Setup of job 470:
## lc4_core
module lc4_core
   (input  wire        clk,
    input  wire        rst,
    output wire [15:0] o_cur_pc,
    input  wire [15:0] i_cur_insn,
    output wire [15:0] o_dmem_addr,
    input  wire [15:0] i_cur_dmem_data,
    output wire        o_dmem_we,
    output wire [15:0] o_dmem_towrite,
    output wire [1:0]  test_stall,
    output wire [15:0] test_cur_pc,
    output wire [15:0] test_cur_insn,
    output wire        test_regfile_we,
    output wire [2:0]  test_regfile_wsel,
    output wire [15:0] test_regfile_data,
    output wire        test_nzp_we,
    output wire [2:0]  test_nzp_new_bits,
    output wire        test_dmem_we,
    output wire [15:0] test_dmem_addr,
    output wire [15:0] test_dmem_data
    );
For scale: roughly 6200 cells after synthesis, roughly 520 flip-flops, about 0.046 mm^2 of cells after synthesis.
Settings: LEC_CHECK=0, ABC_AREA=0, CAP_MARGIN=30, CELL_PAD_IN_SITES_GLOBAL_PLACEMENT=0, CORE_MARGIN=8, CORE_UTILIZATION=46, CTS_CLUSTER_DIAMETER=54, CTS_CLUSTER_SIZE=11, GPL_ROUTABILITY_DRIVEN=1, GPL_TIMING_DRIVEN=1, MAX_ROUTING_LAYER=met4, MIN_ROUTING_LAYER=met1, PLACE_DENSITY_LB_ADDON=0.06, SETUP_SLACK_MARGIN=0.01, SLEW_MARGIN=15, TNS_END_PERCENT=35; clock period 39.7 ns.
run.sh (not shown) runs the stock make flow with config.mk's settings and CLKGATE_MAP_FILE=.
Job 470 completed; timing, DRC and antenna clean
Here is what was changed in the inputs of job 3802 compared with job 470.
Settings: removing CTS_CLUSTER_SIZE (formerly 11); removing PLACE_DENSITY_LB_ADDON (formerly 0.06); changing SLEW_MARGIN from 15 to 20; removing TNS_END_PERCENT (formerly 35); removing MAX_ROUTING_LAYER (formerly met4); changing CAP_MARGIN from 30 to 20; removing CELL_PAD_IN_SITES_GLOBAL_PLACEMENT (formerly 0); removing MIN_ROUTING_LAYER (formerly met1); removing ABC_AREA (formerly 0); changing CORE_UTILIZATION from 46 to 15; removing CTS_CLUSTER_DIAMETER (formerly 54); removing GPL_TIMING_DRIVEN (formerly 1); removing SETUP_SLACK_MARGIN (formerly 0.01); changing CORE_MARGIN from 8 to 2; removing GPL_ROUTABILITY_DRIVEN (formerly 1); changing the clock period (ns, I/O delays scaled along) from 39.7 to 39.0.
[summary]
Job 3802 against job 470: filler cell count in the final layout higher, number of logic gates roughly the same, count of nets after finishing roughly the same, synthesized cell count roughly the same, via count lower.
Diff job 470 -> job 3802 | final standard cell area without fillers | up by a little under 10%
Job 3802 vs. job 470: die size went up by 180%; post-layout instance count excluding filler cells increased about 37%.
#### Input delta (job 697 over job 3802)
Settings: TNS_END_PERCENT now 5, previously not set; MAX_ROUTING_LAYER now met4, previously not set; CORE_UTILIZATION now 66, was 15; the clock period (ns, I/O delays scaled along) now 26.9, was 39.0.
==> comparison <==
- Job 697 did not finish: a tool error stopped it during global routing.
- Row width of the die: job 697 lower / job 3802 higher
- The area of the mapped netlist on job 3802 is in line with that on job 697.
- Lower y dimension of the die among job 697 and job 3802: job 697
- Job 697 reports a lower die outline area than job 3802 does.
- Job 3802 has a lower final weighted congestion in routability-driven placement than job 697.
- Job 697 vs job 3802, buffers inserted during post-CTS setup optimization went up by 30.
- Measured against job 697, the number of cell rows of job 3802 comes out at 2.1 times the reference value.
Relative to job 697, the following input files were edited for job 7579:
Settings: CORE_UTILIZATION: 66 -> 58; MAX_ROUTING_LAYER: met4 -> unset; TNS_END_PERCENT: 5 -> unset; CTS_CLUSTER_DIAMETER: unset -> 253; ABC_AREA: unset -> 1; the clock period (ns, I/O delays scaled along): 26.9 -> 21.7.
--- outcome ---
Diff job 697 -> job 7579: vertical die size increased by 2.6% relative to the old numbers; area fraction in xor and xnor cells -0.97 points; multiplexer fraction of the synthesized cell area has decreased; yosys synthesis chip area now sits lower. In job 7579 the implementation completed, yet the final layout does not meet the checks, the culprit being setup timing. Comparing mean cell area of the mapped netlist for job 7579 and job 697, the smaller number came from job 7579.

* * *

Setup of try-raven:
Starting RTL as in the previous note.
export LEC_CHECK = 0
export ABC_AREA = 1
export CAP_MARGIN = 20
export CORE_ASPECT_RATIO = 0.5
export CORE_MARGIN = 2
export CORE_UTILIZATION = 72
export CTS_CLUSTER_DIAMETER = 375
export CTS_CLUSTER_SIZE = 97
export PLACE_DENSITY = 0.37
export SETUP_SLACK_MARGIN = 4.5
export SLEW_MARGIN = 20
export TNS_END_PERCENT = 5
create_clock -name core_clock -period 21.6 [get_ports {clk}]
Run status, try-raven: aborted in global routing, error GRT-0232
## Diff of input files: try-nickel against try-raven
- clearing CORE_ASPECT_RATIO, which used to be 0.5
- swapping 375 for 253 in CTS_CLUSTER_DIAMETER
- swapping 72 for 58 in CORE_UTILIZATION
- clearing CTS_CLUSTER_SIZE, which used to be 97
- clearing TNS_END_PERCENT, which used to be 5
- clearing SETUP_SLACK_MARGIN, which used to be 4.5
- clearing PLACE_DENSITY, which used to be 0.37
- swapping 21.6 for 24.7 in the clock period (ns, I/O delays scaled along)
[summary]
Between try-nickel and try-raven, it is try-nickel whose starting density of the core is lower, by 15 points.
The area of the core in try-raven is 0.80 times that in try-nickel.
Diff try-nickel..try-raven | count of input and output buffers | unchanged
Width of the chip in try-nickel vs try-raven: down 73 um
Row number of gates resized after CTS: try-nickel higher / try-raven lower
Looking only at detailed placement HPWL, and setting everything else aside, the lower value of try-nickel and try-raven goes to try-nickel.
Where die area is concerned, try-raven is better than try-nickel.
Finished, but not clean: try-nickel, with setup timing.
For chip height, dividing the value from try-nickel by the value from try-raven gives 1.6.
For try-yarrow, these inputs were changed with respect to try-nickel:
- TNS_END_PERCENT now 5, previously not set
- HOLD_SLACK_MARGIN now -0.07, previously not set
- CTS_CLUSTER_DIAMETER now 262, was 253
- the clock period (ns, I/O delays scaled along) now 21.7, was 24.7
==> results <==
try-yarrow: all stages done; final checks FAILED (setup timing). Nothing crashed in try-nickel and all stages finished; the problem is that the final layout failed, the offending checks being setup timing. try-nickel was larger in final cell area than try-yarrow. The minimum clock period reported for try-yarrow is smaller than that of try-nickel by 0.82 ns. For the global-route usage, try-yarrow came in 1.4 points lower than try-nickel did. There was hardly any difference in clock network area share between try-nickel and try-yarrow. Re post-CTS setup buffer count: try-nickel was higher than try-yarrow. Delta (try-yarrow minus try-nickel): count of clock-buffer cells in the layout moved up. Higher layout net count among try-yarrow and try-nickel: try-nickel.
--- input diff try-yarrow..try-delta ---
- CTS_CLUSTER_DIAMETER removed (was 262)
- PLACE_DENSITY newly set to 0.47
- MAX_ROUTING_LAYER newly set to met4
- CORE_UTILIZATION changed from 58 to 57
- HOLD_SLACK_MARGIN removed (was -0.07)
- GPL_TIMING_DRIVEN newly set to 1
- SETUP_SLACK_MARGIN newly set to 5.0
- GPL_ROUTABILITY_DRIVEN newly set to 1
- CTS_CLUSTER_SIZE newly set to 98
==> comparison <==
Finished, but not clean: try-delta, with setup timing. On clock buffer count: between try-delta and try-yarrow, it ends up lower for try-delta. Period utilization (higher): try-delta. Compared with try-yarrow, try-delta degrades final routed wirelength across all metal layers. Against try-yarrow, number of filler instances in the final layout in try-delta fell by a few percent. When try-delta is set beside try-yarrow, its combined global-route utilization of all metal layers turns out to be 2.2 points larger. try-delta and try-yarrow ended up with nearly the same yosys-reported design area after synthesis. Between try-delta and try-yarrow, worst hold slack is higher for try-yarrow, try-delta comes in under that. Final worst-path setup slack delta for try-delta relative to try-yarrow: 1.06 ns lower.
> inputs changed (try-delta -> try-fjord)
- CORE_UTILIZATION changed from 57 to 70
- TNS_END_PERCENT removed (was 5)
- PLACE_DENSITY changed from 0.47 to 0.35
- the clock period (ns, I/O delays scaled along) changed from 21.7 to 31.1
[summary]
As for a clean layout from try-fjord and try-delta, there is none. try-delta had finished all stages when the layout checks came back failing, citing setup timing. try-fjord failed in global routing with GRT-0116. In the reports for try-fjord and try-delta, the larger post-placement worst setup slack belongs to try-fjord. Side by side, post-cts resize count turned out higher in try-fjord than in try-delta. Die: try-fjord smaller than try-delta. On post-placement cell count: between try-fjord and try-delta, it ends up lower for try-fjord. From try-fjord to try-delta, number of buffers inserted by hold repair at cts did not move at all. As far as post-synthesis sequential element count goes, try-fjord and try-delta are indistinguishable; the numbers are identical.
Relative to try-fjord, the following input files were edited for try-willow:
- changing CORE_UTILIZATION from 70 to 57
- changing PLACE_DENSITY from 0.35 to 0.47
- removing MAX_ROUTING_LAYER (formerly met4)
- changing the clock period (ns, I/O delays scaled along) from 31.1 to 35.3
Results
try-willow reached the end of the flow, and the finished layout is clean on the timing, DRC and antenna checks. As of try-willow, number of cells upsized or downsized after cts had risen by a little under 10% compared to try-fjord. From try-fjord to try-willow the numbers moved as follows: level count of the clock H-tree neither gained nor lost much; number of instances in the placed design picked up an extra 59; number of input and output port buffers inserted neither gained nor lost much; die area picked up an extra 22%; die boundary height picked up an extra 11%. Compared try-fjord against try-willow; synthesized area within noise. try-fjord -> try-willow: synthesized area per cell delta 0, exact match. Of try-willow and try-fjord, the run reporting the lower CTS buffer count was try-fjord.
